`design/flow/run.sh`:
```
#!/bin/bash
# the make line also repeats each setting of config.mk as NAME=value (left out here)
make -C /OpenROAD-flow-scripts/flow DESIGN_CONFIG=/design/flow/config.mk WORK_HOME=/design/flow/orfs CLKGATE_MAP_FILE= finish
```
`design/flow/config.mk`:
```
export PLATFORM = sky130hd
export DESIGN_NAME = top
export DESIGN_NICKNAME = top
export VERILOG_FILES = /design/flow/design.v
export SDC_FILE = /design/flow/constraint.sdc
export NUM_CORES = 4
export LEC_CHECK = 0
export ABC_AREA = 0
export CAP_MARGIN = 5
export CORE_MARGIN = 8
export CORE_UTILIZATION = 51
export CTS_CLUSTER_DIAMETER = 28
export CTS_CLUSTER_SIZE = 50
export GPL_ROUTABILITY_DRIVEN = 0
export MIN_ROUTING_LAYER = met1
export PLACE_DENSITY_LB_ADDON = 0.07
export SETUP_SLACK_MARGIN = 0.68
export SLEW_MARGIN = 20
```
`design/flow/constraint.sdc`:
```
create_clock -name core_clock -period 4.09 [get_ports {clk}]
set_input_delay 0.8180 -clock core_clock [delete_from_list [all_inputs] [get_ports {clk}]]
set_output_delay 0.8180 -clock core_clock [all_outputs]
set_load 0.01 [all_outputs]
```
`design/flow/design.v`:
```
module control_unit(
    input clk, rst,
    output reg a_sel, b_sel, PP1_CE, PP2_CE, add, PR_CE, PI_CE
);
    parameter S1 = 3'b001,
              S2 = 3'b010,
              S3 = 3'b011,
              S4 = 3'b100,
              S5 = 3'b101;
    reg [2:0] state, next;
    always @(posedge clk or posedge rst) begin
        if (rst)
            state <= S1;
        else
            state <= next;
    end
    always @(*) begin
        next = S1;
        PP1_CE = 0;
        PP2_CE = 0;
        add = 0;
        PR_CE = 0;
        PI_CE = 0;
        a_sel = 0;
        b_sel = 0;
        case (state) 
            S1: begin
					if(!rst)
                next = S2;
                PP1_CE = 1;
            end
            S2: begin
                next = S3;
                a_sel = 1;
                b_sel = 1;					 
                PP2_CE = 1;
            end
            S3: begin
                next = S4;
                b_sel = 1;
                PP1_CE = 1;					
                add = 1;
                PR_CE = 1;
            end
            S4: begin
                next = S5;
                a_sel = 1;
                PP2_CE = 1;
            end
            S5: begin
                next = S1;
                PI_CE = 1;
            end
        endcase
    end
endmodule
module datapath(
    input clk, rst,
    input a_sel, b_sel, PP1_CE, PP2_CE, add, PR_CE, PI_CE,
    input [11:0] ar, ai, br, bi,
    output reg [23:0] Pr, Pi
);
    wire [11:0] a_mux, b_mux;
    reg [23:0] PP1, PP2, PPs;
    wire [23:0] pro;
    assign a_mux = a_sel ? ai : ar;
    assign b_mux = b_sel ? bi : br;
    assign pro = a_mux * b_mux;  
    always @(posedge clk or posedge rst) begin
        if (rst) begin
            PP1 <= 0;
            PP2 <= 0;
        end else begin
            if (PP1_CE) 
                PP1 <= pro;
            if (PP2_CE) 
                PP2 <= pro;
        end
    end
    always @(*) begin
        if (!add)
            PPs = PP1 + PP2;
        else
            PPs = PP1 - PP2;
    end
    always @(posedge clk or posedge rst) begin
        if (rst) begin
            Pr <= 0;
            Pi <= 0;
        end else begin
            if (PR_CE) 
                Pr <= PPs;
            if (PI_CE) 
                Pi <= PPs;
        end
    end
endmodule
module top(
    input rst, clk,
    input [11:0] ar, ai, br, bi,
    output [23:0] Pi, Pr
);
    wire PP1_CE, PP2_CE, a_sel, b_sel, add, PI_CE, PR_CE;
    control_unit uut1(
        .clk(clk),
        .rst(rst),
        .a_sel(a_sel),
        .b_sel(b_sel),
        .PP1_CE(PP1_CE),
        .PP2_CE(PP2_CE),
        .add(add),
        .PR_CE(PR_CE),
        .PI_CE(PI_CE)
    );
    datapath uut2(
        .clk(clk),
        .rst(rst),
        .a_sel(a_sel),
        .b_sel(b_sel),
        .PP1_CE(PP1_CE),
        .PP2_CE(PP2_CE),
        .add(add),
        .PR_CE(PR_CE),
        .PI_CE(PI_CE),
        .ar(ar),
        .ai(ai),
        .br(br),
        .bi(bi),
        .Pr(Pr),
        .Pi(Pi)
    );
endmodule
```
==> results of run 1 <==
==> cell type report <==
class | instances | area (um^2) | share of cell area
Clock inverter | 7 | 57.56 | 0.003697
Multi-Input combinational cell | 914 | 8727 | 0.5606
Sequential cell | 101 | 2532 | 0.1627
Tap cell | 270 | 337.8 | 0.02170
Inverter | 159 | 600.6 | 0.03858
Clock buffer | 9 | 225.2 | 0.01447
Timing Repair Buffer | 340 | 3085 | 0.1982
==> metrics by stage <==
stage,setup TNS (ns),cell area [um^2]
3_5_place_dp,-58.45,13350
3_3_place_gp,-56.65,13350
5_1_grt,-47.03,15570
6_report,-40.29,15570
2_1_floorplan,-32.00,11020
4_1_cts,-37.69,14840
==> timing repair <==
item                       in CTS  in global routing
pin swaps                      94                 72
setup endpoints to repair      64                 64
gates resized                 231                104
gates cloned                    1                  0
setup buffers                  50                 28
==> layer usage <==
layer  part of all wire  GRT usage
met2               0.51     0.4104
met4              0.035    0.08071
met3              0.038    0.03393
met5                  0          0
met1               0.41     0.2698
==> results.sh, run 1 <==
# flow metrics
export IMPL_status="failed layout checks"
export IMPL_so_faults="negative setup slack"
export IMPL_rows=52
export IMPL_ys_sh_simple=0.1690
export IMPL_routed_via_density=5.295
export IMPL_drtPass1Iterations=5
export IMPL_crit_arrival_ns=5.76
export IMPL_start_kind="flip-flop"
export IMPL_topCellsByArea="dfrtp_1 (24%), fa_1 (19%), ha_1 (10%)"
export IMPL_cts_tree="built"
export IMPL_cp_endpoint="uut2.PP1[17]$_DFFE_PP0P_"
export IMPL_warnings=29
export IMPL_fp_nets=1450
export IMPL_reg2reg_to="uut2.PP1[17]$_DFFE_PP0P_"
export IMPL_ys_cells=1213
export IMPL_hp_class="reg2reg"
export IMPL_crit_path_top_delay_cell="fa_1"
export IMPL_wl_per_cell_um=16.82
export IMPL_final_instance_count_excl_fill=1800
export IMPL_initCoreUtil=0.5208
export IMPL_portBuffers=97
export IMPL_skew_ns=0.01111
export IMPL_drt_iter0_markers=506
export IMPL_worstSetupStartpoint="uut1.state[2]$_DFF_PP0_"
export IMPL_yosys_warnings=2
export IMPL_maxSlewHeadroom=0.4642
export IMPL_antenna_left=0
export IMPL_reg2reg_slack_ns=-1.44
export IMPL_synth_flops=101
export IMPL_dp_hpwl_mm=21.91
export IMPL_synth_seq_share=0.2392
export IMPL_antennaDiodeCount=0
export IMPL_adder_share=0.2931
export IMPL_whs_path_depth=0
export IMPL_setup_slack_ns=-1.435
export IMPL_hold_ws_ns=0.4830
export IMPL_grt_setup_unrepaired="true"
export IMPL_drt_wl_total_mm=30.28
export IMPL_grt_first_pass_wirelength_mm=48.57
export IMPL_root_buffer="clkbuf_16"
export IMPL_cp_buffers_inverters=5
export IMPL_cts_hold_buf=0
export IMPL_grt_max_degree=58
export IMPL_num_fill_cells=1389
export IMPL_top_cell_area_share=0.2367
export IMPL_end_kind="flip-flop"
export IMPL_synth_area_per_cell_um2=8.715
export IMPL_min_delay_start="uut1.state[2]$_DFF_PP0_"
export IMPL_drv_cap=0
export IMPL_path_common_cell="fa_1"
export IMPL_cts_sinks=101
export IMPL_drc=0
export IMPL_final_util=0.7668
export IMPL_min_period_ns=5.525
export IMPL_path_clk_slew_ns=0.07
export IMPL_worstPathRequired_ns=4.32
export IMPL_die_area_mm2=0.02559
export IMPL_cts_buffers=9
export IMPL_grt_usage=0.2274
export IMPL_syn_cell_area_mm2=0.01057
export IMPL_synth_async_reset_ratio=1.000
export IMPL_path_class="reg2reg"
export IMPL_crit_chain="nor2_4, buf_12, buf_12, mux2_4, buf_6, nand2_1, fa_1, fa_1, fa_1, fa_1, fa_1, inv_2, ha_4, nand3_4, buf_6, o311ai_4, a31oi_2, xnor2_1, mux2_4"
export IMPL_antenna_found_initial=0
export IMPL_timing_final_max_slew_violations=0
export IMPL_vias=9531
export IMPL_dp_cells=1705
export IMPL_syn_to_final_growth_pct=47.25
export IMPL_setup_viol=36
export IMPL_synthFlopType="dfrtp_1"
export IMPL_most_common_cell="nand2_1"
export IMPL_ys_sh_xor=0.04308
export IMPL_pin_count=98
export IMPL_aoi_share=0.1117
export IMPL_pre_cts_ws_ns=-1.919
export IMPL_clk_latency_ns=0.35
export IMPL_cp_top_family="adder cells"
export IMPL_top_logic_kind="adder cells"
export IMPL_grt_overflow_total=0
export IMPL_die_h_um=160.0
export IMPL_timing_rr_start="uut1.state[2]$_DFF_PP0_"
export IMPL_top_cells_by_count="nand2_1 (222), inv_1 (159), fa_1 (101)"
export IMPL_core_mm2=0.02030
export IMPL_htreeDepth=3
export IMPL_tightestPinTransition_ns=0.8020
export IMPL_synthMuxAreaShare=0.07314
export IMPL_cp_max_fo=6
export IMPL_timing_fmax_mhz=181.0
export IMPL_nets=1762
export IMPL_synth_top_cell_by_area="dfrtp_1"
export IMPL_dieWidth_um=160.0
export IMPL_min_to="uut1.state[4]$_DFF_PP0_"
export IMPL_max_stage_delay_ns=0.53
export IMPL_synth_cell_types=58
export IMPL_finalCritPeriodShare=1.351
export IMPL_yosys_area_mm2=0.01057
export IMPL_grt_pass1_vias=9869
export IMPL_crit_cells=19
export IMPL_clock_path_buffers=2
export IMPL_edf_count=0
export IMPL_reg2regPathDepth=19
export IMPL_finalHoldViolCount=0
export IMPL_syn_inst=1213
==> run 2: changes to the inputs <==
ABC_AREA = 1   (was 0)
CAP_MARGIN = 40   (was 5)
CORE_ASPECT_RATIO = 1.95   (was not set)
CORE_MARGIN = 2   (was 8)
CORE_UTILIZATION = 72   (was 51)
CTS_CLUSTER_DIAMETER = 391   (was 28)
CTS_CLUSTER_SIZE = 95   (was 50)
GPL_ROUTABILITY_DRIVEN = not set   (was 0)
MIN_ROUTING_LAYER = not set   (was met1)
PLACE_DENSITY_LB_ADDON = 0.24   (was 0.07)
SETUP_SLACK_MARGIN = 0.51   (was 0.68)
clock period = 2.19 ns   (was 4.09 ns; I/O delays follow)
==> run 2 against run 1 <==
  * The flow now stops in 4_1_cts
  * Synthesized cell count grew 30%
  * Area after synthesis rose by 6.5%
  * Die size is 35% lower
==> results.sh, run 2 <==
# flow metrics
export IMPL_most_common_cell="nand2_1"
export IMPL_top_cells_by_count="nand2_1 (507), inv_1 (304), nor2_1 (132)"
export IMPL_synth_async_reset_ratio=1.000
export IMPL_place_congestion=1.074
export IMPL_haltStage="4_1_cts"
export IMPL_syn_cell_area_mm2=0.01126
export IMPL_synthFlopType="dfrtp_1"
export IMPL_synth_top_cell_by_area="dfrtp_1"
export IMPL_synth_seq_share=0.2246
export IMPL_initCoreUtil=0.7363
export IMPL_synth_cell_types=41
export IMPL_top_logic_kind="simple AND/OR/NAND/NOR gates"
export IMPL_yosys_warnings=2
export IMPL_aoi_share=0.06101
export IMPL_topCellsByArea="dfrtp_1 (22%), fa_1 (18%), nand2_1 (17%)"
export IMPL_rows=63
export IMPL_synth_flops=101
export IMPL_die_area_mm2=0.01671
export IMPL_syn_inst=1581
export IMPL_error="[ERROR DPL-0038] Utilization greater than 100%, impossible to legalize"
export IMPL_dieWidth_um=93.55
export IMPL_adder_share=0.2751
export IMPL_dp_hpwl_mm=35.11
export IMPL_yosys_area_mm2=0.01126
export IMPL_core_mm2=0.01529
export IMPL_fp_nets=1818
export IMPL_ys_cells=1581
export IMPL_synth_area_per_cell_um2=7.122
export IMPL_ys_sh_simple=0.2918
export IMPL_synthMuxAreaShare=0
export IMPL_ys_sh_xor=0.02956
export IMPL_portBuffers=97
export IMPL_die_h_um=178.6
export IMPL_top_cell_area_share=0.2222
export IMPL_edf_count=0
export IMPL_pin_count=98
export IMPL_status="stopped before the end"
export IMPL_pre_cts_ws_ns=-3.514
export IMPL_place_area_mm2=0.01441
-- run 2: metrics by stage --
step | std cells | hold WS (ns)
2_1_floorplan | 1581 | 0.3724
3_5_place_dp | 2058 | 0.4561
3_3_place_gp | 2058 | 0.4379
==> run 3: changes to the inputs <==
ABC_AREA = not set   (was 1)
CAP_MARGIN = 20   (was 40)
CELL_PAD_IN_SITES_DETAIL_PLACEMENT = 2   (was not set)
CORE_ASPECT_RATIO = not set   (was 1.95)
CORE_MARGIN = 4   (was 2)
CORE_UTILIZATION = 40   (was 72)
CTS_CLUSTER_DIAMETER = not set   (was 391)
CTS_CLUSTER_SIZE = not set   (was 95)
MIN_ROUTING_LAYER = met2   (was not set)
PLACE_DENSITY_LB_ADDON = not set   (was 0.24)
SETUP_SLACK_MARGIN = not set   (was 0.51)
SLEW_MARGIN = 35   (was 20)
clock period = 9.76 ns   (was 2.19 ns; I/O delays follow)
==> run 3 against run 2 <==
  * The run now finishes clean
  * Area after synthesis is 6.1% lower
  * Synthesized cell count is 23% lower
  * Die size is 74% higher
==> results.sh, run 3 <==
# flow metrics
export IMPL_syn_to_final_growth_pct=15.88
export IMPL_timing_rr_start="uut1.state[2]$_DFF_PP0_"
export IMPL_clk_latency_ns=0.39
export IMPL_initCoreUtil=0.4057
export IMPL_drtPass1Iterations=8
export IMPL_yosys_area_mm2=0.01057
export IMPL_cp_top_family="adder cells"
export IMPL_synth_seq_share=0.2392
export IMPL_portBuffers=97
export IMPL_skew_ns=0.02255
export IMPL_reg2reg_slack_ns=2.39
export IMPL_crit_arrival_ns=8.36
export IMPL_grt_setup_unrepaired="false"
export IMPL_whs_path_depth=0
export IMPL_flop_area_mm2=0.002530
export IMPL_ys_sh_xor=0.04308
export IMPL_end_kind="flip-flop"
export IMPL_pin_count=98
export IMPL_ys_cells=1213
export IMPL_synth_flops=101
export IMPL_drt_iter0_markers=3411
export IMPL_min_delay_start="uut1.state[1]$_DFF_PP0_"
export IMPL_cp_max_fo=12
export IMPL_grt_overflow_total=0
export IMPL_wl_per_cell_um=28.03
export IMPL_core_mm2=0.02606
export IMPL_crit_path_top_delay_cell="o21ai_0"
export IMPL_crit_cells=20
export IMPL_synth_async_reset_ratio=1.000
export IMPL_routed_via_density=8.265
export IMPL_die_h_um=170.6
export IMPL_finalCritPeriodShare=0.8284
export IMPL_antenna_left=0
export IMPL_top_cell_area_share=0.2367
export IMPL_finalHoldViolCount=0
export IMPL_max_stage_delay_ns=0.58
export IMPL_top_logic_kind="adder cells"
export IMPL_maxSlewHeadroom=0.3555
export IMPL_dieWidth_um=170.6
export IMPL_grt_max_degree=58
export IMPL_timing_fmax_mhz=123.7
export IMPL_num_fill_cells=2784
export IMPL_tightestPinTransition_ns=0.9603
export IMPL_grt_first_pass_wirelength_mm=69.72
export IMPL_syn_cell_area_mm2=0.01057
export IMPL_timing_final_max_slew_violations=0
export IMPL_crit_chain="clkdlybuf4s50_1, nand2_1, nand2_1, nand2_1, fa_1, inv_1, fa_1, fa_1, fa_1, inv_1, fa_1, inv_1, ha_1, a21oi_1, nand2_1, a21o_1, or3_1, o21ai_0, xor2_1, o21ai_0"
export IMPL_cts_tree="built"
export IMPL_reg2regPathDepth=21
export IMPL_drv_cap=0
export IMPL_die_area_mm2=0.02909
export IMPL_min_period_ns=8.085
export IMPL_grt_pass1_vias=16293
export IMPL_synth_top_cell_by_area="dfrtp_1"
export IMPL_cp_buffers_inverters=4
export IMPL_drc=0
export IMPL_fp_nets=1450
export IMPL_cts_resized=0
export IMPL_worstPathRequired_ns=10.04
export IMPL_synthFlopType="dfrtp_1"
export IMPL_syn_inst=1213
export IMPL_nets=1528
export IMPL_synth_area_per_cell_um2=8.715
export IMPL_cp_endpoint="uut2.PP1[16]$_DFFE_PP0P_"
export IMPL_status="finished clean"
export IMPL_edf_count=0
export IMPL_cts_sinks=101
export IMPL_hp_class="reg2reg"
export IMPL_ys_sh_simple=0.1690
export IMPL_cts_hold_buf=0
export IMPL_cts_buffers=9
export IMPL_path_common_cell="fa_1"
export IMPL_topCellsByArea="dfrtp_1 (24%), fa_1 (19%), ha_1 (10%)"
export IMPL_path_clk_slew_ns=0.08
export IMPL_aoi_share=0.1117
export IMPL_comb_area_mm2=0.007316
export IMPL_vias=13488
export IMPL_start_kind="input pin"
export IMPL_antenna_found_initial=0
export IMPL_reg2reg_to="uut2.PP1[16]$_DFFE_PP0P_"
export IMPL_synthMuxAreaShare=0.07314
export IMPL_synth_cell_types=58
export IMPL_setup_viol=0
export IMPL_drt_wl_total_mm=45.75
export IMPL_htreeDepth=3
export IMPL_root_buffer="clkbuf_16"
export IMPL_yosys_warnings=2
export IMPL_rows=59
export IMPL_adder_share=0.2931
export IMPL_top_cells_by_count="nand2_1 (222), inv_1 (159), fa_1 (101)"
export IMPL_post_cts_buffers=0
export IMPL_min_to="uut1.state[3]$_DFF_PP0_"
export IMPL_setup_tns_ns=0
export IMPL_most_common_cell="nand2_1"
export IMPL_clock_path_buffers=2
export IMPL_worstSetupStartpoint="ar[9]"
export IMPL_path_class="in2reg"
export IMPL_dp_hpwl_mm=33.80
export IMPL_place_congestion=1.031
export IMPL_grt_usage=0.4703
export IMPL_warnings=26
run 3: area by class of cell:
class | instances | area share
Antenna cell | 1 | 0.0002043
Multi-Input combinational cell | 914 | 0.5972
Sequential cell | 101 | 0.2065
Timing Repair Buffer | 106 | 0.08641
Inverter | 159 | 0.04892
Clock inverter | 7 | 0.008171
Tap cell | 335 | 0.03422
Clock buffer | 9 | 0.01838
run 3: layer usage:
layer	share of wire	vias to the layer above	wire [um]	global-route usage
met5	0.0031	-	144	0.1137
met2	0.50	4250	22810	0.6143
met4	0.14	6	6530	0.1542
met1	0	4427	0	-
met3	0.36	715	16260	0.5365
li1	-	4090	-	-
run 3: through the flow:
step                      cells  hold slack (ns)  area (um^2)  setup WS (ns)  utilization
final                      1632           0.4643        12250          1.675       0.4701
after global routing       1631           0.4803        12250          1.422       0.4700
after CTS                  1630           0.4643        12210          1.771       0.4686
after detailed placement   1614           0.4516        11890          1.414       0.4561
after global placement     1614           0.4333        11890          1.782       0.4561
after floorplan            1213           0.3672        10570          2.813            -
==> run 4: changes to the inputs <==
ABC_AREA = 1   (was not set)
CELL_PAD_IN_SITES_DETAIL_PLACEMENT = not set   (was 2)
CORE_MARGIN = 2   (was 4)
CORE_UTILIZATION = 69   (was 40)
CTS_CLUSTER_SIZE = 98   (was not set)
MIN_ROUTING_LAYER = not set   (was met2)
PLACE_DENSITY = 0.43   (was not set)
SLEW_MARGIN = 20   (was 35)
clock period = 5.37 ns   (was 9.76 ns; I/O delays follow)
==> run 4 against run 3 <==
  * The flow now stops in 5_1_grt
  * Area after synthesis is 6.5% higher
  * Die size decreased by 40%
  * Synthesized cell count rose by 30%
==> results.sh, run 4 <==
# flow metrics
export IMPL_pin_count=98
export IMPL_top_cells_by_count="nand2_1 (507), inv_1 (304), nor2_1 (132)"
export IMPL_grt_overflow_total=57
export IMPL_synth_top_cell_by_area="dfrtp_1"
export IMPL_haltStage="5_1_grt"
export IMPL_pre_cts_ws_ns=-0.7529
export IMPL_edf_count=0
export IMPL_place_congestion=1.032
export IMPL_dp_hpwl_mm=24.82
export IMPL_status="stopped before the end"
export IMPL_fp_nets=1818
export IMPL_ys_cells=1581
export IMPL_ys_sh_xor=0.02956
export IMPL_rows=46
export IMPL_syn_cell_area_mm2=0.01126
export IMPL_aoi_share=0.06101
export IMPL_die_h_um=131.7
export IMPL_dieWidth_um=131.7
export IMPL_clock_path_buffers=2
export IMPL_cts_sinks=101
export IMPL_yosys_warnings=2
export IMPL_error="[ERROR GRT-0232] Routing congestion too high. Check the congestion heatmap in the GUI."
export IMPL_synth_async_reset_ratio=1.000
export IMPL_synth_seq_share=0.2246
export IMPL_synth_flops=101
export IMPL_adder_share=0.2751
export IMPL_topCellsByArea="dfrtp_1 (22%), fa_1 (18%), nand2_1 (17%)"
export IMPL_top_logic_kind="simple AND/OR/NAND/NOR gates"
export IMPL_top_cell_area_share=0.2222
export IMPL_cts_buffers=9
export IMPL_htreeDepth=3
export IMPL_yosys_area_mm2=0.01126
export IMPL_portBuffers=97
export IMPL_synth_cell_types=41
export IMPL_grt_usage=0.6974
export IMPL_ys_sh_simple=0.2918
export IMPL_root_buffer="clkbuf_16"
export IMPL_cts_hold_buf=0
export IMPL_synthMuxAreaShare=0
export IMPL_syn_inst=1581
export IMPL_synthFlopType="dfrtp_1"
export IMPL_most_common_cell="nand2_1"
export IMPL_synth_area_per_cell_um2=7.122
export IMPL_place_area_mm2=0.01330
export IMPL_die_area_mm2=0.01736
export IMPL_initCoreUtil=0.7062
export IMPL_core_mm2=0.01594
[run 4: timing repair]
item	4_1_cts
pin swaps	80
setup buffers	23
hold endpoints to repair	0
setup endpoints to repair	30
resized	164
[run 4: per-stage QoR]
step	util	TNS [ns]	instances
floorplan	-	0	1581
detailed placement	0.8343	-19.56	1985
global placement	0.8343	-16.31	1985
CTS	0.8900	0	2024
[run 4: per-layer routing]
| layer | track usage | GRT overflow |
|---|---|---|
| met1 | 0.6643 | 0 |
| met2 | 0.9159 | 19 |
| met3 | 0.4917 | 1 |
| met4 | 0.7512 | 37 |
| met5 | 0.2056 | 0 |
==> run 5: changes to the inputs <==
CTS_CLUSTER_SIZE = not set   (was 98)
PLACE_DENSITY = not set   (was 0.43)
clock period = 6.84 ns   (was 5.37 ns; I/O delays follow)
==> run 5 against run 4 <==
  * Now clean on timing, DRC and antenna
  * Synthesized cell count unchanged
  * Die size unchanged
  * Area after synthesis unchanged
==> results.sh, run 5 <==
# flow metrics
export IMPL_cp_endpoint="uut2.PP1[19]$_DFFE_PP0P_"
export IMPL_die_h_um=131.7
export IMPL_core_mm2=0.01594
export IMPL_antenna_found_initial=0
export IMPL_final_instance_count_excl_fill=1904
export IMPL_end_kind="flip-flop"
export IMPL_htreeDepth=3
export IMPL_dp_hpwl_mm=23.71
export IMPL_grt_first_pass_wirelength_mm=48.58
export IMPL_synth_top_cell_by_area="dfrtp_1"
export IMPL_grt_max_degree=53
export IMPL_clk_latency_ns=0.36
export IMPL_synth_async_reset_ratio=1.000
export IMPL_min_period_ns=6.285
export IMPL_start_kind="input pin"
export IMPL_routed_via_density=5.513
export IMPL_topCellsByArea="dfrtp_1 (22%), fa_1 (18%), nand2_1 (17%)"
export IMPL_grt_usage=0.3474
export IMPL_cts_tree="built"
export IMPL_portBuffers=97
export IMPL_reg2reg_slack_ns=0.88
export IMPL_warnings=28
export IMPL_path_class="in2reg"
export IMPL_stdcell_area_mm2=0.01287
export IMPL_crit_chain="clkdlybuf4s50_1, inv_1, o21ai_2, nand2_1, fa_1, inv_1, fa_1, inv_1, fa_1, inv_1, fa_1, inv_1, fa_1, inv_1, ha_1, a21oi_1, nand2_1, a21oi_1, or2_1, nand2_1, nand2_1, nand3_1, nand2_1"
export IMPL_tightestPinTransition_ns=0.9715
export IMPL_grt_pass1_vias=10464
export IMPL_path_common_cell="inv_1"
export IMPL_timing_final_max_slew_violations=0
export IMPL_dp_cells=1888
export IMPL_worstSetupStartpoint="bi[4]"
export IMPL_min_delay_start="uut1.state[1]$_DFF_PP0_"
export IMPL_drtPass1Iterations=7
export IMPL_drc=0
export IMPL_syn_inst=1581
export IMPL_setup_tns_ns=0
export IMPL_path_clk_slew_ns=0.08
export IMPL_cp_max_fo=10
export IMPL_initCoreUtil=0.7062
export IMPL_rows=46
export IMPL_top_cells_by_count="nand2_1 (507), inv_1 (304), nor2_1 (132)"
export IMPL_aoi_share=0.06101
export IMPL_most_common_cell="nand2_1"
export IMPL_synth_area_per_cell_um2=7.122
export IMPL_cp_buffers_inverters=7
export IMPL_reg2reg_to="uut2.PP1[19]$_DFFE_PP0P_"
export IMPL_edf_count=0
export IMPL_synthMuxAreaShare=0
export IMPL_synth_seq_share=0.2246
export IMPL_min_to="uut1.state[3]$_DFF_PP0_"
export IMPL_ys_sh_simple=0.2918
export IMPL_crit_arrival_ns=6.58
export IMPL_worstPathRequired_ns=7.14
export IMPL_hp_class="reg2reg"
export IMPL_antenna_left=0
export IMPL_cts_hold_buf=0
export IMPL_adder_share=0.2751
export IMPL_place_congestion=1.000
export IMPL_root_buffer="clkbuf_16"
export IMPL_crit_cells=23
export IMPL_finalHoldViolCount=0
export IMPL_synthFlopType="dfrtp_1"
export IMPL_top_logic_kind="simple AND/OR/NAND/NOR gates"
export IMPL_timing_rr_start="uut1.state[2]$_DFF_PP0_"
export IMPL_synth_flops=101
export IMPL_pin_count=98
export IMPL_dieWidth_um=131.7
export IMPL_cp_top_family="adder cells"
export IMPL_cts_buffers=9
export IMPL_cts_resized=0
export IMPL_vias=10497
export IMPL_cts_sinks=101
export IMPL_whs_path_depth=0
export IMPL_wl_per_cell_um=15.23
export IMPL_drt_wl_total_mm=29.00
export IMPL_maxSlewHeadroom=0.3516
export IMPL_ys_cells=1581
export IMPL_syn_to_final_growth_pct=14.29
export IMPL_post_cts_buffers=0
export IMPL_reg2regPathDepth=24
export IMPL_grt_overflow_total=0
export IMPL_ys_sh_xor=0.02956
export IMPL_place_area_mm2=0.01254
export IMPL_finalCritPeriodShare=0.9189
export IMPL_die_area_mm2=0.01736
export IMPL_skew_ns=0.01439
export IMPL_nets=1920
export IMPL_clock_path_buffers=2
export IMPL_syn_cell_area_mm2=0.01126
export IMPL_status="finished clean"
export IMPL_drt_iter0_markers=677
export IMPL_drv_cap=0
export IMPL_grt_setup_unrepaired="false"
export IMPL_antennaDiodeCount=0
export IMPL_fp_nets=1818
export IMPL_setup_viol=0
export IMPL_synth_cell_types=41
export IMPL_yosys_area_mm2=0.01126
export IMPL_yosys_warnings=2
export IMPL_crit_path_top_delay_cell="fa_1"
export IMPL_timing_fmax_mhz=159.1
export IMPL_top_cell_area_share=0.2222
export IMPL_max_stage_delay_ns=0.54
-- run 5: per-stage QoR --
stage                     utilization  hold slack, ns  setup WS (ns)
after floorplan                     -          0.3735          1.107
after global placement         0.7865          0.4303         0.3687
after detailed placement       0.7865          0.4340         0.2267
after CTS                      0.8072          0.4512         0.6070
after global routing           0.8072          0.4660         0.2362
final                          0.8072          0.4521         0.5546
-- run 5: metal layers --
metal / routed length, um / track usage / vias to the layer above
met5: 0 / 0 / -
met4: 1871 / 0.2071 / 0
met3: 1517 / 0.03422 / 140
met2: 14980 / 0.6434 / 477
met1: 10640 / 0.3871 / 4876
li1: - / - / 5004
-- run 5: layout make-up --
cell class | count | area [um^2]
clock buffers | 9 | 225.2
clock inverters | 7 | 105.1
fillers | 1159 | 3074
inverters | 315 | 1185
multi-input cells | 1136 | 7411
flip-flops and latches | 101 | 2529
well taps | 216 | 270.3
repair buffers | 120 | 1144
==> run 6: changes to the inputs <==
CORE_UTILIZATION = 72   (was 69)
CTS_CLUSTER_DIAMETER = 46   (was not set)
CTS_CLUSTER_SIZE = 77   (was not set)
PLACE_DENSITY_LB_ADDON = 0.26   (was not set)
clock period = 5.9 ns   (was 6.84 ns; I/O delays follow)
==> run 6 against run 5 <==
  * Now fails the layout checks on negative setup slack
  * Count of clock-buffer cells in the layout increased by 2
  * Final cell count is 3.6% higher
  * Worst setup slack worse by 0.69 ns
  * Synthesized cell count is the same
  * Die size fell by 4.0%
  * Non-clock buffer count rose by 73
  * Hold slack worse by 0.0084 ns
  * First-iteration DRC count increased by 58%
  * Wire length grew 17%
  * Via count grew 10%
  * Sequential share of layout area down 1.1 points
==> results.sh, run 6 <==
# flow metrics
export IMPL_synth_seq_share=0.2246
export IMPL_so_faults="negative setup slack"
export IMPL_skew_ns=0.009340
export IMPL_min_to="uut1.state[3]$_DFF_PP0_"
export IMPL_warnings=26
export IMPL_edf_count=0
export IMPL_ys_sh_simple=0.2918
export IMPL_vias=11554
export IMPL_finalCritPeriodShare=1.022
export IMPL_finalHoldViolCount=0
export IMPL_syn_to_final_growth_pct=21.14
export IMPL_most_common_cell="nand2_1"
export IMPL_cp_buffers_inverters=8
export IMPL_reg2regPathDepth=22
export IMPL_pre_cts_ws_ns=-0.3514
export IMPL_cp_endpoint="uut2.PP2[11]$_DFFE_PP0N_"
export IMPL_grt_max_degree=55
export IMPL_grt_pass1_vias=11566
export IMPL_top_logic_kind="simple AND/OR/NAND/NOR gates"
export IMPL_synthMuxAreaShare=0
export IMPL_dp_hpwl_mm=25.67
export IMPL_place_congestion=0.9926
export IMPL_antenna_found_initial=0
export IMPL_root_buffer="clkbuf_16"
export IMPL_top_cells_by_count="nand2_1 (507), inv_1 (304), nor2_1 (132)"
export IMPL_reg2reg_to="uut2.PP2[11]$_DFFE_PP0N_"
export IMPL_initCoreUtil=0.7379
export IMPL_cp_top_family="adder cells"
export IMPL_die_area_mm2=0.01666
export IMPL_grt_usage=0.4058
export IMPL_path_clk_slew_ns=0.07
export IMPL_dp_cells=1952
export IMPL_min_delay_start="uut1.state[1]$_DFF_PP0_"
export IMPL_nets=1993
export IMPL_synth_top_cell_by_area="dfrtp_1"
export IMPL_path_class="in2reg"
export IMPL_cts_hold_buf=0
export IMPL_drt_iter0_markers=1071
export IMPL_grt_overflow_total=0
export IMPL_final_instance_count_excl_fill=1972
export IMPL_crit_cells=22
export IMPL_pin_count=98
export IMPL_fp_nets=1818
export IMPL_core_mm2=0.01526
export IMPL_antenna_left=0
export IMPL_grt_first_pass_wirelength_mm=52.84
export IMPL_drtPass1Iterations=9
export IMPL_adder_share=0.2751
export IMPL_dieWidth_um=129.1
export IMPL_yosys_warnings=2
export IMPL_synth_area_per_cell_um2=7.122
export IMPL_setup_viol=5
export IMPL_syn_cell_area_mm2=0.01126
export IMPL_synth_async_reset_ratio=1.000
export IMPL_whs_path_depth=0
export IMPL_timing_rr_start="uut1.state[2]$_DFF_PP0_"
export IMPL_cts_tree="built"
export IMPL_hp_class="reg2reg"
export IMPL_routed_via_density=5.859
export IMPL_syn_inst=1581
export IMPL_synth_flops=101
export IMPL_yosys_area_mm2=0.01126
export IMPL_clk_latency_ns=0.36
export IMPL_drt_wl_total_mm=34.03
export IMPL_ys_sh_xor=0.02956
export IMPL_timing_fmax_mhz=165.8
export IMPL_portBuffers=97
export IMPL_maxSlewHeadroom=0.3613
export IMPL_reg2reg_slack_ns=0.12
export IMPL_drv_cap=0
export IMPL_end_kind="flip-flop"
export IMPL_path_common_cell="inv_1"
export IMPL_synthFlopType="dfrtp_1"
export IMPL_cp_max_fo=4
export IMPL_rows=45
export IMPL_start_kind="input pin"
export IMPL_cts_sinks=101
export IMPL_htreeDepth=3
export IMPL_crit_chain="clkdlybuf4s50_1, inv_1, o21ai_4, nand2_1, fa_1, inv_1, fa_1, inv_1, fa_1, inv_1, fa_1, inv_1, fa_1, inv_1, ha_4, nand2_2, inv_1, nand2_1, nand2_2, a21oi_2, xor2_1, o21ai_0"
export IMPL_max_stage_delay_ns=0.57
export IMPL_crit_path_top_delay_cell="fa_1"
export IMPL_clock_path_buffers=2
export IMPL_drc=0
export IMPL_synth_cell_types=41
export IMPL_die_h_um=129.1
export IMPL_tightestPinTransition_ns=0.9570
export IMPL_setup_slack_ns=-0.1306
export IMPL_cts_buffers=9
export IMPL_antennaDiodeCount=0
export IMPL_timing_final_max_slew_violations=0
export IMPL_topCellsByArea="dfrtp_1 (22%), fa_1 (18%), nand2_1 (17%)"
export IMPL_wl_per_cell_um=17.26
export IMPL_final_util=0.8939
export IMPL_crit_arrival_ns=6.21
export IMPL_aoi_share=0.06101
export IMPL_worstSetupStartpoint="bi[3]"
export IMPL_ys_cells=1581
export IMPL_status="failed layout checks"
export IMPL_top_cell_area_share=0.2222
export IMPL_min_period_ns=6.031
export IMPL_worstPathRequired_ns=6.08
==> run 6: what timing repair did <==
item,4_1_cts,5_1_grt
setup endpoints to repair,0,28
gates resized,0,45
setup buffers,0,4
==> run 6: layer usage <==
metal | GRT usage | routed length (um)
met1 | 0.4184 | 11350
met2 | 0.7308 | 17230
met3 | 0.07060 | 2420
met4 | 0.3165 | 3031
met5 | 0 | 0
==> run 6: stage by stage <==
step | setup TNS [ns] | hold slack [ns] | cell area [um^2]
floorplan | 0 | 0.3735 | 11260
global placement | -4.629 | 0.4252 | 13060
detailed placement | -7.516 | 0.4372 | 13060
CTS | 0 | 0.4420 | 13390
global route | -2.385 | 0.4560 | 13640
finish | -0.1770 | 0.4437 | 13640
==> run 6: cell type report <==
cell class | count | area (um^2)
flip-flops and latches | 101 | 2529
inverters | 315 | 1185
multi-input cells | 1136 | 7631
repair buffers | 193 | 1704
fillers | 712 | 1619
well taps | 211 | 264.0
clock inverters | 5 | 83.83
clock buffers | 11 | 242.7
==> run 7: changes to the inputs <==
ABC_AREA = not set   (was 1)
CTS_CLUSTER_DIAMETER = not set   (was 46)
CTS_CLUSTER_SIZE = not set   (was 77)
clock period = 6.2 ns   (was 5.9 ns; I/O delays follow)
==> run 7 against run 6 <==
  * The layout still fails its checks (negative setup slack)
  * Hold slack improved by 0.019 ns
==> results.sh, run 7 <==
# flow metrics
export IMPL_status="failed layout checks"
export IMPL_so_faults="negative setup slack"
export IMPL_most_common_cell="nand2_1"
export IMPL_max_stage_delay_ns=0.58
export IMPL_cp_max_fo=4
export IMPL_grt_pass1_vias=10758
export IMPL_cp_top_family="adder cells"
export IMPL_grt_first_pass_wirelength_mm=53.34
export IMPL_reg2reg_to="uut2.PP2[18]$_DFFE_PP0N_"
export IMPL_synthFlopType="dfrtp_1"
export IMPL_core_mm2=0.01442
export IMPL_timing_rr_start="uut1.state[2]$_DFF_PP0_"
export IMPL_clk_latency_ns=0.36
export IMPL_worstPathRequired_ns=6.46
export IMPL_top_cell_area_share=0.2367
export IMPL_pin_count=98
export IMPL_tightestPinTransition_ns=0.9630
export IMPL_drv_cap=0
export IMPL_end_kind="flip-flop"
export IMPL_dieWidth_um=125.2
export IMPL_cts_buffers=9
export IMPL_syn_cell_area_mm2=0.01057
export IMPL_min_delay_start="uut1.state[1]$_DFF_PP0_"
export IMPL_cts_tree="built"
export IMPL_synth_seq_share=0.2392
export IMPL_hp_class="reg2reg"
export IMPL_grt_overflow_total=0
export IMPL_grt_usage=0.4318
export IMPL_portBuffers=97
export IMPL_rows=44
export IMPL_htreeDepth=3
export IMPL_syn_to_final_growth_pct=29.25
export IMPL_synth_top_cell_by_area="dfrtp_1"
export IMPL_antenna_found_initial=5
export IMPL_setup_slack_ns=-0.8230
export IMPL_path_common_cell="inv_1"
export IMPL_cp_buffers_inverters=7
export IMPL_finalCritPeriodShare=1.133
export IMPL_antenna_left=0
export IMPL_initCoreUtil=0.7329
export IMPL_drt_wl_total_mm=45.31
export IMPL_edf_count=0
export IMPL_reg2reg_slack_ns=-0.56
export IMPL_warnings=27
export IMPL_timing_fmax_mhz=142.4
export IMPL_ys_cells=1213
export IMPL_crit_arrival_ns=7.28
export IMPL_wl_per_cell_um=27.90
export IMPL_die_area_mm2=0.01567
export IMPL_syn_inst=1213
export IMPL_clock_path_buffers=2
export IMPL_setup_viol=30
export IMPL_num_fill_cells=393
export IMPL_drt_iter0_markers=2097
export IMPL_root_buffer="clkbuf_16"
export IMPL_path_class="in2reg"
export IMPL_top_cells_by_count="nand2_1 (222), inv_1 (159), fa_1 (101)"
export IMPL_yosys_warnings=2
export IMPL_yosys_area_mm2=0.01057
export IMPL_crit_path_top_delay_cell="fa_1"
export IMPL_maxSlewHeadroom=0.3531
export IMPL_place_area_mm2=0.01265
export IMPL_skew_ns=0.008765
export IMPL_whs_path_depth=0
export IMPL_cts_sinks=101
export IMPL_routed_via_density=7.262
export IMPL_min_to="uut1.state[3]$_DFF_PP0_"
export IMPL_min_period_ns=7.023
export IMPL_worstSetupStartpoint="ai[1]"
export IMPL_timing_final_max_slew_violations=0
export IMPL_setup_tns_ns=-13.23
export IMPL_grt_max_degree=65
export IMPL_drc=0
export IMPL_aoi_share=0.1117
export IMPL_cp_endpoint="uut2.PP2[18]$_DFFE_PP0N_"
export IMPL_finalHoldViolCount=0
export IMPL_pre_cts_ws_ns=-0.5409
export IMPL_synth_flops=101
export IMPL_drtPass1Iterations=22
export IMPL_reg2regPathDepth=22
export IMPL_start_kind="input pin"
export IMPL_die_h_um=125.2
export IMPL_vias=11794
export IMPL_synthMuxAreaShare=0.07314
export IMPL_ys_sh_xor=0.04308
export IMPL_path_clk_slew_ns=0.07
export IMPL_dp_hpwl_mm=24.97
export IMPL_synth_cell_types=58
export IMPL_synth_area_per_cell_um2=8.715
export IMPL_stdcell_area_mm2=0.01366
export IMPL_fp_nets=1450
export IMPL_top_logic_kind="adder cells"
export IMPL_synth_async_reset_ratio=1.000
export IMPL_ys_sh_simple=0.1690
export IMPL_nets=1668
export IMPL_crit_chain="clkdlybuf4s50_1, nand2_1, nand2_1, buf_4, nand2_1, fa_1, inv_1, ha_1, ha_1, inv_1, fa_1, inv_1, ha_1, inv_1, fa_1, nor2b_1, o31a_1, o21ai_2, a2111oi_4, buf_4, o21ai_2, and3_1, o31ai_2"
export IMPL_topCellsByArea="dfrtp_1 (24%), fa_1 (19%), ha_1 (10%)"
export IMPL_crit_cells=23
export IMPL_adder_share=0.2931
export IMPL_place_congestion=0.9648
[run 7: per-stage QoR]
| stage | std cells | util | hold WS [ns] |
|---|---|---|---|
| after global routing | 1621 | 0.9467 | 0.4781 |
| after CTS | 1601 | 0.9049 | 0.4537 |
| after floorplan | 1213 | - | 0.3672 |
| after detailed placement | 1585 | 0.8771 | 0.4364 |
| final | 1624 | 0.9473 | 0.4625 |
| after global placement | 1585 | 0.8771 | 0.4406 |
[run 7: routing by layer]
metal / routed length, um / vias to the layer above / GRT usage
li1: - / 4422 / -
met1: 13110 / 5303 / 0.4844
met2: 19090 / 1406 / 0.7446
met3: 6821 / 661 / 0.06333
met4: 6270 / 2 / 0.3268
met5: 11 / - / 0
[run 7: what timing repair did]
item	in CTS	in global routing
hold buffers	0	0
resized	15	117
buffers inserted	0	19
pin swaps	5	47
setup endpoints to repair	14	20
hold endpoints to repair	0	0
[run 7: final cells by class]
cell class,instances,area (um^2),share of cell area
Multi-Input combinational cell,914,7726,0.5655
Timing Repair Buffer,246,2217,0.1623
Antenna cell,4,10.01,0.0007326
Sequential cell,101,2531,0.1853
Inverter,159,599.3,0.04386
Clock inverter,5,106.4,0.007784
Tap cell,184,230.2,0.01685
Clock buffer,11,242.7,0.01777
==> run 8: changes to the inputs <==
ABC_AREA = 1   (was not set)
CAP_MARGIN = 0   (was 20)
CELL_PAD_IN_SITES_GLOBAL_PLACEMENT = 0   (was not set)
CORE_ASPECT_RATIO = 0.89   (was not set)
CTS_CLUSTER_DIAMETER = 324   (was not set)
CTS_CLUSTER_SIZE = 15   (was not set)
HOLD_SLACK_MARGIN = 0.29   (was not set)
PLACE_DENSITY_LB_ADDON = 0.02   (was 0.26)
SETUP_SLACK_MARGIN = 0.33   (was not set)
TNS_END_PERCENT = 55   (was not set)
clock period = 2.21 ns   (was 6.2 ns; I/O delays follow)
==> run 8 against run 7 <==
  * The run now fails in 4_1_cts
  * Area after synthesis is 6.5% higher
  * Synthesized cell count increased by 30%
  * Die size up 6.3%
==> results.sh, run 8 <==
# flow metrics
export IMPL_synth_flops=101
export IMPL_yosys_area_mm2=0.01126
export IMPL_synth_top_cell_by_area="dfrtp_1"
export IMPL_error="[ERROR DPL-0038] Utilization greater than 100%, impossible to legalize"
export IMPL_syn_inst=1581
export IMPL_synth_area_per_cell_um2=7.122
export IMPL_adder_share=0.2751
export IMPL_top_logic_kind="simple AND/OR/NAND/NOR gates"
export IMPL_place_area_mm2=0.01409
export IMPL_dieWidth_um=136.6
export IMPL_syn_cell_area_mm2=0.01126
export IMPL_edf_count=0
export IMPL_rows=43
export IMPL_synth_seq_share=0.2246
export IMPL_pin_count=98
export IMPL_synthFlopType="dfrtp_1"
export IMPL_synthMuxAreaShare=0
export IMPL_portBuffers=97
export IMPL_haltStage="4_1_cts"
export IMPL_topCellsByArea="dfrtp_1 (22%), fa_1 (18%), nand2_1 (17%)"
export IMPL_top_cells_by_count="nand2_1 (507), inv_1 (304), nor2_1 (132)"
export IMPL_synth_cell_types=41
export IMPL_die_area_mm2=0.01666
export IMPL_yosys_warnings=2
export IMPL_fp_nets=1818
export IMPL_place_congestion=0.9902
export IMPL_top_cell_area_share=0.2222
export IMPL_dp_cells=2062
export IMPL_ys_sh_xor=0.02956
export IMPL_dp_hpwl_mm=29.89
export IMPL_synth_async_reset_ratio=1.000
export IMPL_core_mm2=0.01544
export IMPL_die_h_um=122.0
export IMPL_ys_cells=1581
export IMPL_aoi_share=0.06101
export IMPL_status="stopped before the end"
export IMPL_most_common_cell="nand2_1"
export IMPL_initCoreUtil=0.7292
export IMPL_ys_sh_simple=0.2918
## run 8: stage by stage
stage          setup WS (ns)    util
2_1_floorplan         -2.696       -
3_3_place_gp          -3.218  0.9126
3_5_place_dp          -3.427  0.9126
==> run 9: changes to the inputs <==
CAP_MARGIN = 20   (was 0)
CORE_ASPECT_RATIO = not set   (was 0.89)
CORE_UTILIZATION = 71   (was 72)
CTS_CLUSTER_DIAMETER = 51   (was 324)
CTS_CLUSTER_SIZE = 73   (was 15)
GPL_ROUTABILITY_DRIVEN = 0   (was not set)
HOLD_SLACK_MARGIN = not set   (was 0.29)
MAX_ROUTING_LAYER = met4   (was not set)
PLACE_DENSITY_LB_ADDON = 0.05   (was 0.02)
SETUP_SLACK_MARGIN = 0.29   (was 0.33)
clock period = 5.49 ns   (was 2.21 ns; I/O delays follow)
==> run 9 against run 8 <==
  * Area after synthesis is the same
  * Synthesized cell count is the same
  * Die size grew 1.4%
  * The flow stops in 5_1_grt
==> results.sh, run 9 <==
# flow metrics
export IMPL_synth_seq_share=0.2246
export IMPL_syn_cell_area_mm2=0.01126
export IMPL_yosys_warnings=2
export IMPL_error="[ERROR GRT-0232] Routing congestion too high. Check the congestion heatmap in the GUI."
export IMPL_yosys_area_mm2=0.01126
export IMPL_synth_flops=101
export IMPL_cts_sinks=101
export IMPL_synth_area_per_cell_um2=7.122
export IMPL_dieWidth_um=129.9
export IMPL_htreeDepth=3
export IMPL_synthMuxAreaShare=0
export IMPL_core_mm2=0.01571
export IMPL_pin_count=98
export IMPL_root_buffer="clkbuf_16"
export IMPL_haltStage="5_1_grt"
export IMPL_initCoreUtil=0.7166
export IMPL_portBuffers=97
export IMPL_top_cells_by_count="nand2_1 (507), inv_1 (304), nor2_1 (132)"
export IMPL_cts_buffers=9
export IMPL_die_area_mm2=0.01688
export IMPL_dp_hpwl_mm=24.27
export IMPL_top_cell_area_share=0.2222
export IMPL_adder_share=0.2751
export IMPL_topCellsByArea="dfrtp_1 (22%), fa_1 (18%), nand2_1 (17%)"
export IMPL_rows=46
export IMPL_cts_hold_buf=0
export IMPL_top_logic_kind="simple AND/OR/NAND/NOR gates"
export IMPL_synthFlopType="dfrtp_1"
export IMPL_ys_sh_simple=0.2918
export IMPL_edf_count=0
export IMPL_grt_usage=0.8540
export IMPL_ys_cells=1581
export IMPL_synth_async_reset_ratio=1.000
export IMPL_clock_path_buffers=2
export IMPL_ys_sh_xor=0.02956
export IMPL_synth_cell_types=41
export IMPL_grt_overflow_total=241
export IMPL_aoi_share=0.06101
export IMPL_status="stopped before the end"
export IMPL_most_common_cell="nand2_1"
export IMPL_die_h_um=129.9
export IMPL_syn_inst=1581
export IMPL_fp_nets=1818
export IMPL_synth_top_cell_by_area="dfrtp_1"
-- run 9: what timing repair did --
action                     4_1_cts
gates cloned                     2
buffers inserted                44
setup endpoints to repair       32
resized                        240
pin swaps                      117
-- run 9: metrics by stage --
stage | instances | TNS, ns | setup slack (ns) | cell area (um^2) | util
3_5_place_dp | 1970 | -14.15 | -0.5503 | 13430 | 0.8546
4_1_cts | 2032 | 0 | 0.2480 | 14570 | 0.9275
2_1_floorplan | 1581 | 0 | 0.2589 | 11490 | -
3_3_place_gp | 1970 | -10.32 | -0.4480 | 13430 | 0.8546
-- run 9: metal layers --
| layer | overflow | global-route usage |
|---|---|---|
| met3 | 6 | 0.6736 |
| met2 | 159 | 1.007 |
| met1 | 11 | 0.8209 |
| met4 | 65 | 0.8956 |
| met5 | - | - |
==> run 10: changes to the inputs <==
MAX_ROUTING_LAYER = not set   (was met4)
PLACE_DENSITY = 0.35   (was not set)
PLACE_DENSITY_LB_ADDON = not set   (was 0.05)
clock period = 5.47 ns   (was 5.49 ns; I/O delays follow)
==> run 10 against run 9 <==
  * The flow again stops in 5_1_grt
  * Synthesized cell count is the same
  * Die size is the same
  * Area after synthesis is the same
==> results.sh, run 10 <==
# flow metrics
export IMPL_status="stopped before the end"
export IMPL_haltStage="5_1_grt"
export IMPL_error="[ERROR GRT-0232] Routing congestion too high. Check the congestion heatmap in the GUI."
export IMPL_cts_buffers=9
export IMPL_die_area_mm2=0.01688
export IMPL_synth_flops=101
export IMPL_yosys_warnings=2
export IMPL_syn_inst=1581
export IMPL_top_cell_area_share=0.2222
export IMPL_dieWidth_um=129.9
export IMPL_top_logic_kind="simple AND/OR/NAND/NOR gates"
export IMPL_adder_share=0.2751
export IMPL_rows=46
export IMPL_most_common_cell="nand2_1"
export IMPL_synth_area_per_cell_um2=7.122
export IMPL_ys_sh_simple=0.2918
export IMPL_grt_overflow_total=1183
export IMPL_cts_sinks=101
export IMPL_initCoreUtil=0.7166
export IMPL_synthFlopType="dfrtp_1"
export IMPL_topCellsByArea="dfrtp_1 (22%), fa_1 (18%), nand2_1 (17%)"
export IMPL_pre_cts_ws_ns=-0.6080
export IMPL_ys_sh_xor=0.02956
export IMPL_htreeDepth=3
export IMPL_top_cells_by_count="nand2_1 (507), inv_1 (304), nor2_1 (132)"
export IMPL_dp_hpwl_mm=24.00
export IMPL_fp_nets=1818
export IMPL_synth_async_reset_ratio=1.000
export IMPL_synth_top_cell_by_area="dfrtp_1"
export IMPL_synth_cell_types=41
export IMPL_synth_seq_share=0.2246
export IMPL_yosys_area_mm2=0.01126
export IMPL_edf_count=0
export IMPL_root_buffer="clkbuf_16"
export IMPL_aoi_share=0.06101
export IMPL_pin_count=98
export IMPL_portBuffers=97
export IMPL_syn_cell_area_mm2=0.01126
export IMPL_clock_path_buffers=2
export IMPL_cts_hold_buf=0
export IMPL_die_h_um=129.9
export IMPL_grt_usage=0.9431
export IMPL_synthMuxAreaShare=0
export IMPL_core_mm2=0.01571
export IMPL_ys_cells=1581
[run 10: per-stage QoR]
step	setup TNS (ns)	hold slack, ns	std cells	cell area [um^2]
floorplan	0	0.3735	1581	11500
global placement	-11.41	0.4346	1968	13420
detailed placement	-15.80	0.4298	1968	13420
CTS	0	0.4462	2030	14550
[run 10: timing repair]
action                                  in CTS
gates resized                              201
buffers inserted                            43
gates cloned                                 3
endpoints found under the setup margin      33
pin swaps                                  108
[run 10: layer usage]
layer / track usage / overflow
met1: 0.8341 / 13
met2: 1.243 / 857
met3: 0.6704 / 10
met4: 1.134 / 300
met5: 0.3324 / 3
==> run 11: changes to the inputs <==
CAP_MARGIN = 10   (was 20)
CELL_PAD_IN_SITES_DETAIL_PLACEMENT = 2   (was not set)
CELL_PAD_IN_SITES_GLOBAL_PLACEMENT = 2   (was 0)
CORE_ASPECT_RATIO = 0.7   (was not set)
CORE_UTILIZATION = 70   (was 71)
CTS_CLUSTER_DIAMETER = 380   (was 51)
CTS_CLUSTER_SIZE = 19   (was 73)
GPL_ROUTABILITY_DRIVEN = 1   (was 0)
GPL_TIMING_DRIVEN = 1   (was not set)
HOLD_SLACK_MARGIN = 0.28   (was not set)
MAX_ROUTING_LAYER = met4   (was not set)
PLACE_DENSITY = not set   (was 0.35)
PLACE_DENSITY_LB_ADDON = 0.05   (was not set)
SETUP_SLACK_MARGIN = 1.26   (was 0.29)
SLEW_MARGIN = 15   (was 20)
clock period = 5.37 ns   (was 5.47 ns; I/O delays follow)
==> run 11 against run 10 <==
  * The run fails in 3_1_place_gp_skip_io
  * Area after synthesis did not move
  * Synthesized cell count did not move
  * Die size rose by 1.5%
==> results.sh, run 11 <==
# flow metrics
export IMPL_status="stopped before the end"
export IMPL_haltStage="3_1_place_gp_skip_io"
export IMPL_error="[ERROR FLW-0024] Place density exceeds 1.0 (current PLACE_DENSITY_LB_ADDON =  0.05). Please check if the value of  PLACE_DENSITY_LB_ADDON is between 0 and 0.99."
export IMPL_core_mm2=0.01560
export IMPL_ys_sh_xor=0.02956
export IMPL_die_area_mm2=0.01713
export IMPL_synth_seq_share=0.2246
export IMPL_most_common_cell="nand2_1"
export IMPL_synth_area_per_cell_um2=7.122
export IMPL_aoi_share=0.06101
export IMPL_yosys_area_mm2=0.01126
export IMPL_top_logic_kind="simple AND/OR/NAND/NOR gates"
export IMPL_initCoreUtil=0.7220
export IMPL_ys_cells=1581
export IMPL_adder_share=0.2751
export IMPL_rows=38
export IMPL_edf_count=0
export IMPL_synth_cell_types=41
export IMPL_fp_nets=1818
export IMPL_synth_async_reset_ratio=1.000
export IMPL_ys_sh_simple=0.2918
export IMPL_top_cell_area_share=0.2222
export IMPL_yosys_warnings=2
export IMPL_top_cells_by_count="nand2_1 (507), inv_1 (304), nor2_1 (132)"
export IMPL_topCellsByArea="dfrtp_1 (22%), fa_1 (18%), nand2_1 (17%)"
export IMPL_synth_flops=101
export IMPL_die_h_um=110.1
export IMPL_synth_top_cell_by_area="dfrtp_1"
export IMPL_dieWidth_um=155.6
export IMPL_synthFlopType="dfrtp_1"
export IMPL_syn_inst=1581
export IMPL_syn_cell_area_mm2=0.01126
export IMPL_synthMuxAreaShare=0
==> run 12: changes to the inputs <==
CAP_MARGIN = 20   (was 10)
CELL_PAD_IN_SITES_DETAIL_PLACEMENT = not set   (was 2)
CELL_PAD_IN_SITES_GLOBAL_PLACEMENT = not set   (was 2)
CORE_ASPECT_RATIO = not set   (was 0.7)
CORE_UTILIZATION = 64   (was 70)
CTS_CLUSTER_DIAMETER = 374   (was 380)
CTS_CLUSTER_SIZE = 96   (was 19)
GPL_ROUTABILITY_DRIVEN = not set   (was 1)
GPL_TIMING_DRIVEN = not set   (was 1)
HOLD_SLACK_MARGIN = not set   (was 0.28)
MAX_ROUTING_LAYER = not set   (was met4)
PLACE_DENSITY = 0.43   (was not set)
PLACE_DENSITY_LB_ADDON = not set   (was 0.05)
SETUP_SLACK_MARGIN = not set   (was 1.26)
SLEW_MARGIN = 20   (was 15)
TNS_END_PERCENT = 5   (was 55)
clock period = 4.06 ns   (was 5.37 ns; I/O delays follow)
==> run 12 against run 11 <==
  * Now fails the layout checks on negative setup slack
  * Die size grew 9.0%
  * Area after synthesis is the same
  * Synthesized cell count stayed put
==> results.sh, run 12 <==
# flow metrics
export IMPL_cp_max_fo=7
export IMPL_min_period_ns=5.534
export IMPL_place_congestion=0.9551
export IMPL_adder_share=0.2751
export IMPL_aoi_share=0.06101
export IMPL_finalHoldViolCount=0
export IMPL_cp_top_family="adder cells"
export IMPL_dieWidth_um=136.6
export IMPL_tightestPinTransition_ns=0.9639
export IMPL_root_buffer="clkbuf_16"
export IMPL_drtPass1Iterations=6
export IMPL_syn_inst=1581
export IMPL_setup_tns_ns=-44.96
export IMPL_rows=48
export IMPL_nets=2072
export IMPL_hp_class="reg2reg"
export IMPL_antenna_left=0
export IMPL_comb_area_mm2=0.008274
export IMPL_ys_sh_simple=0.2918
export IMPL_drt_wl_total_mm=41.72
export IMPL_timing_rr_start="uut1.state[2]$_DFF_PP0_"
export IMPL_min_to="uut1.state[4]$_DFF_PP0_"
export IMPL_min_delay_start="uut1.state[2]$_DFF_PP0_"
export IMPL_grt_max_degree=59
export IMPL_setup_viol=38
export IMPL_crit_cells=24
export IMPL_flop_area_mm2=0.002530
export IMPL_top_layer_used="met4"
export IMPL_synth_top_cell_by_area="dfrtp_1"
export IMPL_top_cells_by_count="nand2_1 (507), inv_1 (304), nor2_1 (132)"
export IMPL_clk_latency_ns=0.35
export IMPL_path_class="reg2reg"
export IMPL_synth_area_per_cell_um2=7.122
export IMPL_wl_met3_mm=3.644
export IMPL_so_faults="negative setup slack"
export IMPL_crit_chain="nor2_4, buf_12, buf_6, nand2_1, o21ai_2, inv_2, nor2_1, fa_1, fa_2, fa_1, fa_1, inv_1, fa_1, inv_2, ha_4, nand2_4, inv_4, nand2_4, nor2_4, nand4_1, nand3_1, nand2_1, nand3_1, nand2_1"
export IMPL_syn_to_final_growth_pct=33.57
export IMPL_start_kind="flip-flop"
export IMPL_ys_sh_xor=0.02956
export IMPL_core_mm2=0.01724
export IMPL_reg2regPathDepth=24
export IMPL_dp_hpwl_mm=24.51
export IMPL_synthMuxAreaShare=0
export IMPL_grt_usage=0.4009
export IMPL_synthFlopType="dfrtp_1"
export IMPL_worstPathRequired_ns=4.30
export IMPL_synth_seq_share=0.2246
export IMPL_place_area_mm2=0.01352
export IMPL_reg2reg_to="uut2.PP2[21]$_DFFE_PP0N_"
export IMPL_antenna_found_initial=0
export IMPL_path_clk_slew_ns=0.08
export IMPL_cts_buffers=9
export IMPL_ys_cells=1581
export IMPL_top_logic_kind="simple AND/OR/NAND/NOR gates"
export IMPL_skew_ns=0.01279
export IMPL_drc=0
export IMPL_crit_path_top_delay_cell="fa_1"
export IMPL_num_fill_cells=871
export IMPL_grt_setup_unrepaired="true"
export IMPL_grt_first_pass_wirelength_mm=58.07
export IMPL_yosys_warnings=2
export IMPL_timing_fmax_mhz=180.7
export IMPL_warnings=31
export IMPL_portBuffers=97
export IMPL_path_common_cell="fa_1"
export IMPL_synth_cell_types=41
export IMPL_crit_arrival_ns=5.78
export IMPL_antennaDiodeCount=0
export IMPL_synth_flops=101
export IMPL_cp_endpoint="uut2.PP2[21]$_DFFE_PP0N_"
export IMPL_topCellsByArea="dfrtp_1 (22%), fa_1 (18%), nand2_1 (17%)"
export IMPL_pre_cts_ws_ns=-1.805
export IMPL_final_util=0.8725
export IMPL_die_area_mm2=0.01867
export IMPL_grt_overflow_total=0
export IMPL_wl_per_cell_um=20.20
export IMPL_setup_slack_ns=-1.474
export IMPL_htreeDepth=3
export IMPL_synth_async_reset_ratio=1.000
export IMPL_hold_ws_ns=0.4706
export IMPL_end_kind="flip-flop"
export IMPL_met1_length_mm=13.42
export IMPL_clock_path_buffers=2
export IMPL_maxSlewHeadroom=0.3567
export IMPL_whs_path_depth=0
export IMPL_cp_buffers_inverters=6
export IMPL_vias=12399
export IMPL_cts_sinks=101
export IMPL_cts_tree="built"
export IMPL_cts_hold_buf=0
export IMPL_pin_count=98
export IMPL_final_instance_count_excl_fill=2065
export IMPL_routed_via_density=6.004
export IMPL_drv_cap=0
export IMPL_edf_count=0
export IMPL_finalCritPeriodShare=1.363
export IMPL_worstSetupStartpoint="uut1.state[2]$_DFF_PP0_"
export IMPL_grt_pass1_vias=12246
export IMPL_initCoreUtil=0.6532
export IMPL_yosys_area_mm2=0.01126
export IMPL_drt_iter0_markers=1170
export IMPL_timing_final_max_slew_violations=0
export IMPL_syn_cell_area_mm2=0.01126
export IMPL_top_cell_area_share=0.2222
export IMPL_wl_met2_mm=19.96
export IMPL_fp_nets=1818
export IMPL_most_common_cell="nand2_1"
export IMPL_status="failed layout checks"
export IMPL_stdcell_area_mm2=0.01504
export IMPL_reg2reg_slack_ns=-1.47
export IMPL_max_stage_delay_ns=0.56
export IMPL_dp_cells=1999
export IMPL_die_h_um=136.6
run 12: repair_timing:
item | in CTS | in global routing
gates resized | 217 | 51
cloned | 1 | 0
endpoints found under the setup margin | 38 | 38
endpoints found under the hold margin | 0 | 0
pin swaps | 112 | 25
setup buffers | 45 | 5
run 12: final cells by class:
cell class,instances,share of cell area
Tap cell,225,0.01872
Clock buffer,9,0.01498
Clock inverter,7,0.005408
Timing Repair Buffer,272,0.1612
Multi-Input combinational cell,1136,0.5502
Sequential cell,101,0.1682
Inverter,315,0.08128
run 12: per-layer routing:
layer  up-vias  GRT usage
met4         0     0.3113
met5         -          0
met1      5709     0.4115
li1       5299          -
met3       441    0.05704
met2       950     0.7297
